## willow
==> flow/design.v (excerpt) <==
module TOP_BRIDGE(
   input Hclk, Hresetn,
                     input [1:0]       Htrans,
                     input [31:0]       Haddr,
                     input [31:0]       Hwdata,
                     input [1:0]       Hburst,
                     input             Hwrite,
                     input             Hsel,
                     input             Pready,
                     input [31:0]      Prdata,
                     output Psel,
                     output [31:0] Paddr,
                     output [31:0] Pdata,
                     output [31:0] rdata_temp,
                     output Pwrite,
                     output Penable
    );
For scale: about 3300 cells after synthesis, ~1400 flip-flops, about 200 I/O pins.
export LEC_CHECK = 0
export ABC_AREA = 0
export CAP_MARGIN = 20
export CORE_MARGIN = 2
export CORE_UTILIZATION = 70
export CTS_CLUSTER_DIAMETER = 363
export GPL_TIMING_DRIVEN = 1
export PLACE_DENSITY_LB_ADDON = 0.06
export SLEW_MARGIN = 20
create_clock -name core_clock -period 2.88 [get_ports {Hclk}]
run.sh (not shown) runs the stock make flow with config.mk's settings and CLKGATE_MAP_FILE=.
Complete run, failing final checks: willow, reason setup timing.
For quartz, these inputs were changed with respect to willow:
Settings: GPL_TIMING_DRIVEN no longer set, was 1; CORE_UTILIZATION now 52, was 70; ABC_AREA no longer set, was 0; PLACE_DENSITY now 0.6, previously not set; CTS_CLUSTER_DIAMETER no longer set, was 363; PLACE_DENSITY_LB_ADDON no longer set, was 0.06; the clock period (ns, I/O delays scaled along) now 4.61, was 2.88.
Both conditions hold for quartz: the flow ran to the end and the final layout passed the timing, design-rule and antenna checks.
quartz gives less total power than willow did.
Critical path depth is lower on willow
willow reports its type of the tightest min-delay check as in -> reg while quartz reports reg -> reg.
quartz -> willow: share of synthesized registers carrying an async set or reset flat
quartz — portion of total power attributed to sequential cells 1.4 points higher, willow as reference
Compared with willow, quartz ends up with less cell area.
quartz vs willow, worst setup path startpoint: Haddr[4] vs Haddr[3]
Between quartz and willow, the overall die height is higher for quartz.
Taking willow as the reference, in quartz instance area at placement decreased by about 1.3% relative to the old numbers, core utilization of the finished layout decreased by 24 points relative to the old numbers, largest net degree at the start of global routing increased by 46% relative to the old numbers, first-pass GRT wire length decreased by 11% relative to the old numbers.
What juniper does differently from quartz at the input level:
Settings: swapping 52 for 40 in CORE_UTILIZATION.
[summary]
Compared with quartz, wire length of the first global-routing pass in juniper increased slightly. [diff] pre-CTS setup slack, juniper relative to quartz: regression. Looking at power across both flows, juniper is the weaker of the two, with quartz ahead. Having completed the whole flow, juniper delivered a layout that passed the timing, design-rule and antenna checks. Diff quartz and juniper: worst voltage drop across the vdd grid lower in quartz. juniper vs. quartz: clock sink count now sits at about the same level; die size now sits higher; final setup slack of the worst path now sits higher; number of buffers created by CTS now sits higher; detailed-route wire length on metal 1 now sits higher. Comparing juniper with quartz, the hold slack came out essentially unchanged.

---

TOP_BRIDGE again, from the RTL that the note above started with.
clock: 7.85 ns
lec_check: 0
abc_area: 0
cap_margin: 25
cell_pad_in_sites_detail_placement: 2
core_aspect_ratio: 0.56
core_margin: 10
core_utilization: 38
cts_cluster_diameter: 155
gpl_routability_driven: 0
gpl_timing_driven: 0
max_routing_layer: met5
min_routing_layer: met1
place_density_lb_addon: 0.21
slew_margin: 20
tns_end_percent: 80
The first run ran to the end with no violations.
Change:
- ABC_AREA: 0 -> unset
- CAP_MARGIN: 25 -> 20
- CELL_PAD_IN_SITES_DETAIL_PLACEMENT: 2 -> unset
- CORE_ASPECT_RATIO: 0.56 -> unset
- CORE_MARGIN: 10 -> 2
- CORE_UTILIZATION: 38 -> 43
- CTS_CLUSTER_DIAMETER: 155 -> unset
- CTS_CLUSTER_SIZE: unset -> 18
- GPL_ROUTABILITY_DRIVEN: 0 -> unset
- PLACE_DENSITY_LB_ADDON: 0.21 -> 0.29
- SETUP_SLACK_MARGIN: unset -> 0.41
- TNS_END_PERCENT: 80 -> 60
- clock period: 7.85 -> 4.34 ns (I/O delays scaled with it)
Core utilization rises by 5.9 points.
Sequential cell count is unchanged.
Power rises by 81%.
Via count decreases by 7.4%.
Routed wire length fell by 26%.
Change:
- CORE_UTILIZATION: 43 -> 72
- CTS_CLUSTER_SIZE: 18 -> 39
- GPL_TIMING_DRIVEN: 0 -> unset
- MAX_ROUTING_LAYER: met5 -> unset
- MIN_ROUTING_LAYER: met1 -> unset
- PLACE_DENSITY_LB_ADDON: 0.29 -> unset
- SETUP_SLACK_MARGIN: 0.41 -> -0.29
- TNS_END_PERCENT: 60 -> unset
- clock period: 4.34 -> 2.9 ns (I/O delays scaled with it)
Outcome:
- This time the run completed, yet does not pass: setup timing
- clock skew rises by 0.021 ns
- cell area shrinks by 0.42%
- first-iteration DRC count rises by 55%
- setup slack got worse by 1.0 ns

---

Starting RTL as in the previous note.
Settings: LEC_CHECK=0, ABC_AREA=1, CAP_MARGIN=10, CELL_PAD_IN_SITES_DETAIL_PLACEMENT=1, CORE_MARGIN=8, CORE_UTILIZATION=40, GPL_TIMING_DRIVEN=0, MAX_ROUTING_LAYER=met4, MIN_ROUTING_LAYER=met2, PLACE_DENSITY_LB_ADDON=0.04, SLEW_MARGIN=25; clock period 3.1 ns.
The starting point reached the layout checks and failed them: setup timing.
Then changed:
- ABC_AREA: 1 -> unset
- CAP_MARGIN: 10 -> 20
- CELL_PAD_IN_SITES_DETAIL_PLACEMENT: 1 -> unset
- CORE_MARGIN: 8 -> 2
- GPL_TIMING_DRIVEN: 0 -> unset
- MAX_ROUTING_LAYER: met4 -> unset
- MIN_ROUTING_LAYER: met2 -> unset
- PLACE_DENSITY: unset -> 0.6
- PLACE_DENSITY_LB_ADDON: 0.04 -> unset
- SLEW_MARGIN: 25 -> 20
- clock period: 3.1 -> 3.51 ns (I/O delays scaled with it)
=> The changed run produced a clean layout; core utilization shrinks by 1.0 points; combinational power fell by 59%; routed wire length decreases by 38%; worst setup slack gets better by 0.28 ns; global-route usage decreases by 24 points; via count went down by 48%; design area shrinks by 4.7%; flip-flop count stays the same; total power shrinks by 15%; die size goes down by 8.3%; final cell count shrinks by 26%.
Then changed:
- ABC_AREA: unset -> 0
- CORE_UTILIZATION: 40 -> 70
- CTS_CLUSTER_DIAMETER: unset -> 370
- CTS_CLUSTER_SIZE: unset -> 20
- GPL_TIMING_DRIVEN: unset -> 1
- PLACE_DENSITY: 0.6 -> unset
- clock period: 3.51 -> 2.85 ns (I/O delays scaled with it)
- This time the run finished but fails on setup timing
- clock power went down by 26%
- cell area went down by about 5%
- routed wire length went up by about 1.6%
- first-iteration DRC count went up by 45%
Then changed:
- ABC_AREA: 0 -> unset
- CORE_UTILIZATION: 70 -> 40
- CTS_CLUSTER_DIAMETER: 370 -> unset
- CTS_CLUSTER_SIZE: 20 -> unset
- GPL_TIMING_DRIVEN: 1 -> unset
- PLACE_DENSITY: unset -> 0.6
- SETUP_SLACK_MARGIN: unset -> 1.07
- clock period: 2.85 -> 4.61 ns (I/O delays scaled with it)
This time the run ran to the end with no violations.
Routed wire length falls by 0.80%.
Die area rises by about 70%.
Setup slack gains 1.7 ns.
Then changed:
- ABC_AREA: unset -> 1
- CORE_UTILIZATION: 40 -> 72
- CTS_CLUSTER_DIAMETER: unset -> 400
- SETUP_SLACK_MARGIN: 1.07 -> unset
- clock period: 4.61 -> 2.85 ns (I/O delays scaled with it)
This time the run finished but fails on setup timing.
Clock-buffer cell count fell by 25.
Setup slack loses 1.2 ns.
Wire length rose by about a fifth.
Synthesized area rose by a few percent.
Combinational power rose to 3.3 times its value.
Total power rose by well over a third.
Flip-flop count stays the same.
Global-route usage rose by 20 points.
Worst hold slack loses 0.22 ns.
Critical path depth rose by 7.
Final cell count rose by about a fifth.
Power figures rest on the tool's default switching activity, not on a simulated workload.
